// lc4_core
module lc4_core
   (input  wire        clk,
    input  wire        rst,
    output wire [15:0] o_cur_pc,
    input  wire [15:0] i_cur_insn,
    output wire [15:0] o_dmem_addr,
    input  wire [15:0] i_cur_dmem_data,
    output wire        o_dmem_we,
    output wire [15:0] o_dmem_towrite,
    output wire [1:0]  test_stall,
    output wire [15:0] test_cur_pc,
    output wire [15:0] test_cur_insn,
    output wire        test_regfile_we,
    output wire [2:0]  test_regfile_wsel,
    output wire [15:0] test_regfile_data,
    output wire        test_nzp_we,
    output wire [2:0]  test_nzp_new_bits,
    output wire        test_dmem_we,
    output wire [15:0] test_dmem_addr,
    output wire [15:0] test_dmem_data
    );
For scale: roughly 6400 cells after synthesis, about 170 I/O pins, ~0.043 mm^2 of cells after synthesis.
clock: 21.6 ns
lec_check: 0
abc_area: 1
cap_margin: 20
core_aspect_ratio: 0.5
core_margin: 2
core_utilization: 72
cts_cluster_diameter: 375
cts_cluster_size: 97
place_density_lb_addon: 0.01
slew_margin: 20
tns_end_percent: 5
run.sh (not shown) runs the stock make flow with config.mk's settings and CLKGATE_MAP_FILE=.
The first run did not get past global routing with GRT-0116.
Edit:
CORE_ASPECT_RATIO = not set   (was 0.5)
CORE_UTILIZATION = 58   (was 72)
CTS_CLUSTER_DIAMETER = 262   (was 375)
CTS_CLUSTER_SIZE = not set   (was 97)
PLACE_DENSITY_LB_ADDON = not set   (was 0.01)
SETUP_SLACK_MARGIN = 5.0   (was not set)
clock period = 25.6 ns   (was 21.6 ns; I/O delays follow)
Result: The new run completed and failed the layout checks on setup timing. Die size came out higher by 23%. Synthesized area stays the same. Synthesized cell count is unchanged.
Edit:
ABC_AREA = not set   (was 1)
CTS_CLUSTER_DIAMETER = not set   (was 262)
SETUP_SLACK_MARGIN = 4.94   (was 5.0)
TNS_END_PERCENT = not set   (was 5)
clock period = 31.9 ns   (was 25.6 ns; I/O delays follow)
The changed run reached the layout checks and failed them: setup timing.
Cell count goes up by 2.5%.
Critical path depth goes down by 87.
Area after synthesis rises by 8.0%.
Clock-buffer cell count drops by 3.
Core utilization is higher by 4.4 points.
Wire length goes up by 35%.
Via count grows by 19%.
Die area rose by 7.9%.
Final area grows by 14%.
Edit:
ABC_AREA = 1   (was not set)
CTS_CLUSTER_DIAMETER = 253   (was not set)
SETUP_SLACK_MARGIN = not set   (was 4.94)
clock period = 24.7 ns   (was 31.9 ns; I/O delays follow)
Result:
- The new run completed and failed the layout checks on setup timing
- synthesized cell count came out higher by about 2.3%
- global-route usage shrinks by 8.0 points
- design area decreases by about 6.4%
- clock-buffer cell count grows by 9
- area after synthesis drops by about 7%
- maximum frequency climbs by 5.8%
- non-clock buffer count decreases by 115
- setup slack loses 5.3 ns
- utilization came out higher by 0.93 points
- first-iteration DRC count decreases by about 34%
Edit:
ABC_AREA = not set   (was 1)
CTS_CLUSTER_DIAMETER = not set   (was 253)
clock period = 21.7 ns   (was 24.7 ns; I/O delays follow)
=> Now the flow never finished: it broke off in global routing on ODB-0269. Die area grows by 7.9%. Synthesized area grows by 8.0%. Synthesized cell count shrinks by 2.2%.

* * *

lc4_core again, from the RTL that the note above started with.
==> flow/config.mk <==
export PLATFORM = sky130hd
export DESIGN_NAME = lc4_core
export DESIGN_NICKNAME = lc4_core
export VERILOG_FILES = /design/flow/design.v
export SDC_FILE = /design/flow/constraint.sdc
export NUM_CORES = 4
export LEC_CHECK = 0
export CAP_MARGIN = 20
export CELL_PAD_IN_SITES_GLOBAL_PLACEMENT = 3
export CORE_MARGIN = 4
export CORE_UTILIZATION = 72
export GPL_ROUTABILITY_DRIVEN = 0
export GPL_TIMING_DRIVEN = 0
export HOLD_SLACK_MARGIN = 0.06
export SETUP_SLACK_MARGIN = 5.0
export SLEW_MARGIN = 20
export TNS_END_PERCENT = 20
==> flow/constraint.sdc <==
create_clock -name core_clock -period 57.2 [get_ports {clk}]
set_input_delay 11.4400 -clock core_clock [delete_from_list [all_inputs] [get_ports {clk}]]
set_output_delay 11.4400 -clock core_clock [all_outputs]
set_load 0.01 [all_outputs]
The baseline aborted during global placement without I/O (GPL-0301).
Rerun with:
Settings changed: CELL_PAD_IN_SITES_GLOBAL_PLACEMENT 3 to not set, CORE_MARGIN 4 to 2, CORE_UTILIZATION 72 to 58, GPL_ROUTABILITY_DRIVEN 0 to not set, GPL_TIMING_DRIVEN 0 to not set, HOLD_SLACK_MARGIN 0.06 to not set, TNS_END_PERCENT 20 to not set.
Clock period 57.2 ns to 31.8 ns, I/O delays scaled along.
=>
- Now the flow reached the layout checks and failed them: negative setup slack
- die size goes up by about 20%
- synthesized cell count is unchanged
- synthesized area stays the same

* * *

job 101:
lc4_core again, from the RTL that the note above started with.
clock: 21.6 ns
lec_check: 0
abc_area: 1
cap_margin: 20
core_aspect_ratio: 0.5
core_margin: 2
core_utilization: 72
cts_cluster_diameter: 375
cts_cluster_size: 97
place_density: 0.37
slew_margin: 20
tns_end_percent: 5
global routing: job 101 exited with error
For job 102, these inputs were changed with respect to job 101:
Settings: a change of CORE_UTILIZATION from 72 to 58; a deleted CTS_CLUSTER_SIZE that had been 97; a deleted CORE_ASPECT_RATIO that had been 0.5; a change of PLACE_DENSITY from 0.37 to 0.42; a change of CTS_CLUSTER_DIAMETER from 375 to 278; a change of the clock period (ns, I/O delays scaled along) from 21.6 to 21.7.
==> results <==
Job 102 finished all stages; however, its layout fails the closing checks, the failures being negative setup slack. Flow for job 101 halted at global routing, error code GRT-0232. Compared with job 101, in job 102 die width now smaller; placeable core area now larger; simple logic cell fraction of the synthesized area comparable; core utilization before placement now smaller; total instance count after detailed placement now larger. What job 101 reported for number of buffers inserted to repair setup after CTS has to be multiplied by 0.944 to get the figure for job 102. Changes observed in job 102 relative to job 101: height of the die grew by about 56%; clock tree buffer depth has remained practically unchanged.
Relative to job 102, the following input files were edited for job 103:
Settings: ABC_AREA no longer set, was 1; CTS_CLUSTER_DIAMETER no longer set, was 278; PLACE_DENSITY no longer set, was 0.42; CORE_UTILIZATION now 40, was 58; TNS_END_PERCENT no longer set, was 5; the clock period (ns, I/O delays scaled along) now 39.0, was 21.7.
The final layout from job 103, which completed every stage, passed the timing, design-rule and antenna checks at the end of the flow.
Compared to job 102, job 103 has design area about 6% lower.
Density: job 103 sparser than job 102
Diff job 102 and job 103: area share of buffers outside the clock network lower in job 103
Compared job 103 vs job 102, and final worst-path cycle share is down in job 103.
Relative to job 102, routed length on met2 increased by 12,000 um in job 103.
Job 103 vs job 102: global-route usage over all layers down

* * *

Starting RTL as in the previous note.
clock: 22.3 ns
lec_check: 0
abc_area: 1
cap_margin: 20
core_aspect_ratio: 0.5
core_margin: 2
core_utilization: 72
cts_cluster_diameter: 196
cts_cluster_size: 98
place_density: 0.4
setup_slack_margin: -1.6
slew_margin: 20
tns_end_percent: 10
The starting point ended with an error in global routing.
Next try:
--- a/flow/config.mk
+++ b/flow/config.mk
@@ -10 +9,0 @@
-export CORE_ASPECT_RATIO = 0.5
@@ -12,5 +11,2 @@
-export CORE_UTILIZATION = 72
-export CTS_CLUSTER_DIAMETER = 196
-export CTS_CLUSTER_SIZE = 98
-export PLACE_DENSITY = 0.4
-export SETUP_SLACK_MARGIN = -1.6
+export CORE_UTILIZATION = 58
+export CTS_CLUSTER_DIAMETER = 253
@@ -18 +13,0 @@
-export TNS_END_PERCENT = 10
==> flow/constraint.sdc (replaced) <==
create_clock -name core_clock -period 21.7 [get_ports {clk}]
set_input_delay 4.3400 -clock core_clock [delete_from_list [all_inputs] [get_ports {clk}]]
set_output_delay 4.3400 -clock core_clock [all_outputs]
set_load 0.01 [all_outputs]
After rerunning:
- Now the flow finished but fails on setup timing
- synthesized area does not change
- synthesized cell count is unchanged
- die area grows by 23%
Next try:
--- a/flow/config.mk
+++ b/flow/config.mk
@@ -8 +7,0 @@
-export ABC_AREA = 1
@@ -11,2 +10 @@
-export CORE_UTILIZATION = 58
-export CTS_CLUSTER_DIAMETER = 253
+export CORE_UTILIZATION = 40
==> flow/constraint.sdc (replaced) <==
create_clock -name core_clock -period 40.0 [get_ports {clk}]
set_input_delay 8.0000 -clock core_clock [delete_from_list [all_inputs] [get_ports {clk}]]
set_output_delay 8.0000 -clock core_clock [all_outputs]
set_load 0.01 [all_outputs]
=>
- This time the run finished clean
- via count falls by 7.5%
- count of clock-buffer cells in the layout grows by 6
- design area drops by 11%

* * *

Setup of red:
Starting RTL as in the previous note.
Design lc4_core, start of the top module:
module lc4_core
   (input  wire        clk,
    input  wire        rst,
    output wire [15:0] o_cur_pc,
    input  wire [15:0] i_cur_insn,
    output wire [15:0] o_dmem_addr,
    input  wire [15:0] i_cur_dmem_data,
    output wire        o_dmem_we,
    output wire [15:0] o_dmem_towrite,
    output wire [1:0]  test_stall,
    output wire [15:0] test_cur_pc,
    output wire [15:0] test_cur_insn,
    output wire        test_regfile_we,
    output wire [2:0]  test_regfile_wsel,
    output wire [15:0] test_regfile_data,
    output wire        test_nzp_we,
    output wire [2:0]  test_nzp_new_bits,
    output wire        test_dmem_we,
    output wire [15:0] test_dmem_addr,
    output wire [15:0] test_dmem_data
    );
make LEC_CHECK=0 ABC_AREA=1 CAP_MARGIN=20 CORE_MARGIN=2 CORE_UTILIZATION=72 CTS_CLUSTER_SIZE=40 GPL_ROUTABILITY_DRIVEN=1 GPL_TIMING_DRIVEN=1 HOLD_SLACK_MARGIN=0.3 MAX_ROUTING_LAYER=met4 PLACE_DENSITY_LB_ADDON=0.18 SETUP_SLACK_MARGIN=0.56 SLEW_MARGIN=20 TNS_END_PERCENT=5 finish   # period 29.7 ns
In the summary table, red is marked failed, with error GRT-0116 raised in 5_1_grt.
Edits applied to the flow inputs when going from red to blue:
Settings: PLACE_DENSITY_LB_ADDON removed (was 0.18); HOLD_SLACK_MARGIN removed (was 0.3); GPL_TIMING_DRIVEN removed (was 1); GPL_ROUTABILITY_DRIVEN removed (was 1); ABC_AREA removed (was 1); CORE_UTILIZATION changed from 72 to 66; CTS_CLUSTER_SIZE removed (was 40); SETUP_SLACK_MARGIN removed (was 0.56); the clock period (ns, I/O delays scaled along) changed from 29.7 to 26.9.
Findings:
- Run status, blue: aborted in 5_1_grt, error GRT-0232
- blue ended with less area fraction in full adders, half adders and majority gates than red.
- blue vs. red: synthesis area per yosys increased by about 8% relative to the old numbers, overall die width has increased, cell count in the Yosys report dropped about 2.2%, number of library cell types mapped by synthesis +33.
- From red to blue the numbers moved as follows: total of cells resized after clock tree synthesis went down 55%, initial core utilization went down 5.6 points, netlist area before placement went up 8.0%, chip height went up 8.4%, gate count after technology mapping went down 142.
Edits applied to the flow inputs when going from blue to green:
Settings: CTS_CLUSTER_DIAMETER now 262, previously not set; HOLD_SLACK_MARGIN now -0.07, previously not set; CORE_UTILIZATION now 65, was 66; ABC_AREA now 1, previously not set; the clock period (ns, I/O delays scaled along) now 31.0, was 26.9.
==> results <==
Status(blue) = ERROR, stage = 5_1_grt. Completing all stages was not enough for green: its layout failed the final checks because of negative setup slack. Comparing blue and green, parity-gate share of the synthesized area counting xor and xnor cells is lower on green. Looking at clock buffer count from CTS across blue and green, the one that comes out lower is blue. When green is set beside blue, its final estimated routing congestion in global placement turns out to be 0.049 smaller. Summary: worst slack at placement, green better than blue. The final reports for green and blue show number of gates resized after CTS lower in the former. In green, the yosys synthesis chip area came out 7.4% below the value in blue.
[inputs] orange vs green
Settings: HOLD_SLACK_MARGIN no longer set, was -0.07; ABC_AREA no longer set, was 1; TNS_END_PERCENT no longer set, was 5; CTS_CLUSTER_DIAMETER no longer set, was 262; the clock period (ns, I/O delays scaled along) now 26.9, was 31.0.
--- outcome ---
FAIL orange @ 5_1_grt: tool exited with error
orange ends up with a number of setup buffers added after CTS that is 189 higher than in green.
Compared with green, orange shows number of CTS-inserted buffers that has gone down by a few percent.
orange reports a higher number of gates given a new drive strength after cts than green does.
Of green and orange, the run reporting the higher area after synthesis was orange.
Changes observed in orange relative to green: chip footprint saw an increase, synthesis-stage register bit count held steady.
The inputs of purple differ from those of orange as listed below.
Settings: setting TNS_END_PERCENT to 5 for the first time; removing MAX_ROUTING_LAYER (formerly met4).
### Flow results
- purple vs. orange: number of buffers inserted during clock tree synthesis went up 1; proportion of synthesized area in mux cells held; number of cells upsized or downsized after cts went down about 80%.
- The flow ended early for purple: it failed with a tool error in 5_1_grt.
- [compare] base=orange new=purple: boundary pin count saw little to no change, buffer count from post-CTS setup fixing went down by 184, number of H-tree branching levels level.
